## run A
// multiply_n_divide_top
module multiply_n_divide_top(clk, reset, a_in, b_in, m_d, start, result, ready);
    input [63:0] a_in, b_in;  
    input clk, reset, start, m_d;  
    output ready;  
    output [128:0] result;  
    wire [63:0] mul_div_reg_out;  
    wire [64:0] alu_out;  
    wire [128:0] res_reg_out;  
    wire control_wr;  
    wire control_initial_wr;  
    wire control_sh_right;  
    wire control_alu_sel;  
    wire control_sh_left;  
    multiplicand_n_divider_register mndr1(
        .clk(clk),
        .reset(reset),
        .data_in(b_in),
        .data_out(mul_div_reg_out)
    );
    alu alu1(
        .multiply_top_in(res_reg_out[128:64]),
        .divide_top_in(res_reg_out[127:63]),
        .multiplicand_or_divider_in({1'b0,mul_div_reg_out}),
        .sel(control_alu_sel),
        .alu_out(alu_out)
    );
    result_register resr1(
        .clk(clk),
        .reset(reset),
        .data_in(alu_out),
        .wr(control_wr),
        .initial_data_in(a_in),
        .initial_wr(control_initial_wr),
  ...
For scale: ~2300 cells after synthesis, roughly 210 flip-flops, about 17000 um^2 of cells after synthesis.
clock: 5.88 ns
lec_check: 0
cap_margin: 20
cell_pad_in_sites_global_placement: 1
core_margin: 5
core_utilization: 18
cts_cluster_size: 83
gpl_routability_driven: 1
hold_slack_margin: 0.01
place_density: 0.58
slew_margin: 20
run.sh (not shown) runs the stock make flow with config.mk's settings and CLKGATE_MAP_FILE=.
Run A: all stages complete, timing, DRC and antenna checks passed
> inputs changed (run A -> run B)
==> flow/config.mk <==
export PLATFORM = sky130hd
export DESIGN_NAME = multiply_n_divide_top
export DESIGN_NICKNAME = multiply_n_divide_top
export VERILOG_FILES = /design/flow/design.v
export SDC_FILE = /design/flow/constraint.sdc
export NUM_CORES = 4
export LEC_CHECK = 0
export CAP_MARGIN = 20
export CORE_MARGIN = 2
export CORE_UTILIZATION = 40
export PLACE_DENSITY_LB_ADDON = 0.14
export SLEW_MARGIN = 20
==> flow/constraint.sdc <==
create_clock -name core_clock -period 7.02 [get_ports {clk}]
set_input_delay 1.4040 -clock core_clock [delete_from_list [all_inputs] [get_ports {clk}]]
set_output_delay 1.4040 -clock core_clock [all_outputs]
set_load 0.01 [all_outputs]
## What came out
Run B vs run A, top routing layer in use: met4 vs met5
Going from run A to run B, global-route usage now sits higher; final period demand of the worst path -0.010 ns; fraction of power spent switching nets increased 0.52 points; via count moved up; number of distinct standard cells referenced by the synthesized netlist shows no meaningful change.
From run B to run A, synthesized chip area reported by yosys did not move at all.
Synthesized netlist net count came out exactly the same in run A and run B.
Core utilization: run B higher than run A
Compared to run A, run B has count of clock-buffer cells in the layout 14 lower.
The standard cells in run B occupy less silicon area than those in run A do.
Inputs modified between run B and run C:
-- flow/config.mk --
<<< run B, line 9
export CORE_MARGIN = 2
export CORE_UTILIZATION = 40
export PLACE_DENSITY_LB_ADDON = 0.14
export SLEW_MARGIN = 20
>>> run C, line 9
export CORE_MARGIN = 2
export CORE_UTILIZATION = 72
export CTS_CLUSTER_DIAMETER = 203
export SETUP_SLACK_MARGIN = 0.27
export SLEW_MARGIN = 20
==> flow/constraint.sdc <==
create_clock -name core_clock -period 3.89 [get_ports {clk}]
set_input_delay 0.7780 -clock core_clock [delete_from_list [all_inputs] [get_ports {clk}]]
set_output_delay 0.7780 -clock core_clock [all_outputs]
set_load 0.01 [all_outputs]
--- outcome ---
Lower fraction of power consumed by the clock network goes to run C over run B. A launching element of the worst setup path of resr1.result_reg[63] is what run B shows, while resr1.result_reg[64] belongs to run C. Cell area, run C and run B: lower on run B. Time the final worst path needs with I/O delays and setup is lower on run C. Re global-route usage: run C and run B aren't equal, and the higher value belongs to run C.
Here is what was changed in the inputs of run D compared with run C.
-- flow/config.mk --
<<< run C, line 9
export CORE_MARGIN = 2
export CORE_UTILIZATION = 72
export CTS_CLUSTER_DIAMETER = 203
export SETUP_SLACK_MARGIN = 0.27
export SLEW_MARGIN = 20
>>> run D, line 9
export CORE_MARGIN = 2
export CORE_UTILIZATION = 66
export SLEW_MARGIN = 20
==> flow/constraint.sdc <==
create_clock -name core_clock -period 2.36 [get_ports {clk}]
set_input_delay 0.4720 -clock core_clock [delete_from_list [all_inputs] [get_ports {clk}]]
set_output_delay 0.4720 -clock core_clock [all_outputs]
set_load 0.01 [all_outputs]
Findings:
Run D: it failed during 4_1_cts, and the tool reported DPL-0038.
On run D: pre-CTS worst setup slack is 1.33 ns lower than what run C gave.
X dimension of the die: run D higher than run C
Core area: run D > run C
Comparing run C against run D, there is no change at all in synthesized instance count.
Taking run C as the reference, in run D site row count moved up, die size moved up.
Relative to run D, the following input files were edited for run E:
-- flow/config.mk --
<<< run D, line 9
export CORE_MARGIN = 2
export CORE_UTILIZATION = 66
export SLEW_MARGIN = 20
>>> run E, line 9
export CORE_MARGIN = 2
export CORE_UTILIZATION = 70
export CTS_CLUSTER_DIAMETER = 203
export CTS_CLUSTER_SIZE = 37
export MAX_ROUTING_LAYER = met4
export SLEW_MARGIN = 20
export TNS_END_PERCENT = 5
==> flow/constraint.sdc <==
create_clock -name core_clock -period 3.03 [get_ports {clk}]
set_input_delay 0.6060 -clock core_clock [delete_from_list [all_inputs] [get_ports {clk}]]
set_output_delay 0.6060 -clock core_clock [all_outputs]
set_load 0.01 [all_outputs]
==> results <==
- Cell area reported after detailed placement in run E is 1200 um^2 lower than in run D
- Run E: vertical extent of the die lower than run D
- Compared with run D, in run E number of cells after detailed placement went down about 4.7%; number of nets at floorplan shows no meaningful change; core box area decreased by about 6.4% relative to the old numbers; die width now smaller.
- For run E, the flow was terminated by a tool error in 5_1_grt and produced no final design.
- Die area | run E < run D


multiply_n_divide_top again, from the RTL that the note above started with.
clock: 7.02 ns
lec_check: 0
abc_area: 1
cap_margin: 20
cell_pad_in_sites_detail_placement: 1
cell_pad_in_sites_global_placement: 2
core_margin: 6
core_utilization: 40
place_density_lb_addon: 0.14
setup_slack_margin: 0.57
slew_margin: 15
tns_end_percent: 10
The starting point aborted during global placement (3_3_place_gp), error FLW-0024.
Rerun with:
Settings changed: ABC_AREA 1 to not set, CELL_PAD_IN_SITES_DETAIL_PLACEMENT 1 to not set, CELL_PAD_IN_SITES_GLOBAL_PLACEMENT 2 to not set, CORE_MARGIN 6 to 2, CORE_UTILIZATION 40 to 70, CTS_CLUSTER_SIZE set to 37, MAX_ROUTING_LAYER set to met4, PLACE_DENSITY_LB_ADDON 0.14 to not set, SETUP_SLACK_MARGIN 0.57 to not set, SLEW_MARGIN 15 to 20, TNS_END_PERCENT 10 to not set.
Clock period 7.02 ns to 3.54 ns, I/O delays scaled along.
Effect: The new run finished but failed the layout checks on setup timing. Die size falls by about 56%. Synthesized area goes down by about 20%. Synthesized cell count came out lower by about 43%.
Rerun with:
Settings changed: CTS_CLUSTER_DIAMETER set to 355, CTS_CLUSTER_SIZE 37 to 40, MAX_ROUTING_LAYER met4 to not set, SETUP_SLACK_MARGIN set to 0.68.
Clock period 3.54 ns to 2.36 ns, I/O delays scaled along.
The changed run failed in detailed placement (3_5_place_dp).
Synthesized area does not change.
Die area does not change.
Synthesized cell count does not change.
Rerun with:
Settings changed: CORE_UTILIZATION 70 to 40, CTS_CLUSTER_DIAMETER 355 to not set, CTS_CLUSTER_SIZE 40 to not set, SETUP_SLACK_MARGIN 0.68 to not set.
Clock period 2.36 ns to 4.16 ns, I/O delays scaled along.
The new run went through all stages and came out clean; synthesized cell count is unchanged; synthesized area is unchanged; die area went up by well over a third.
Power and IR drop assume default switching activity.
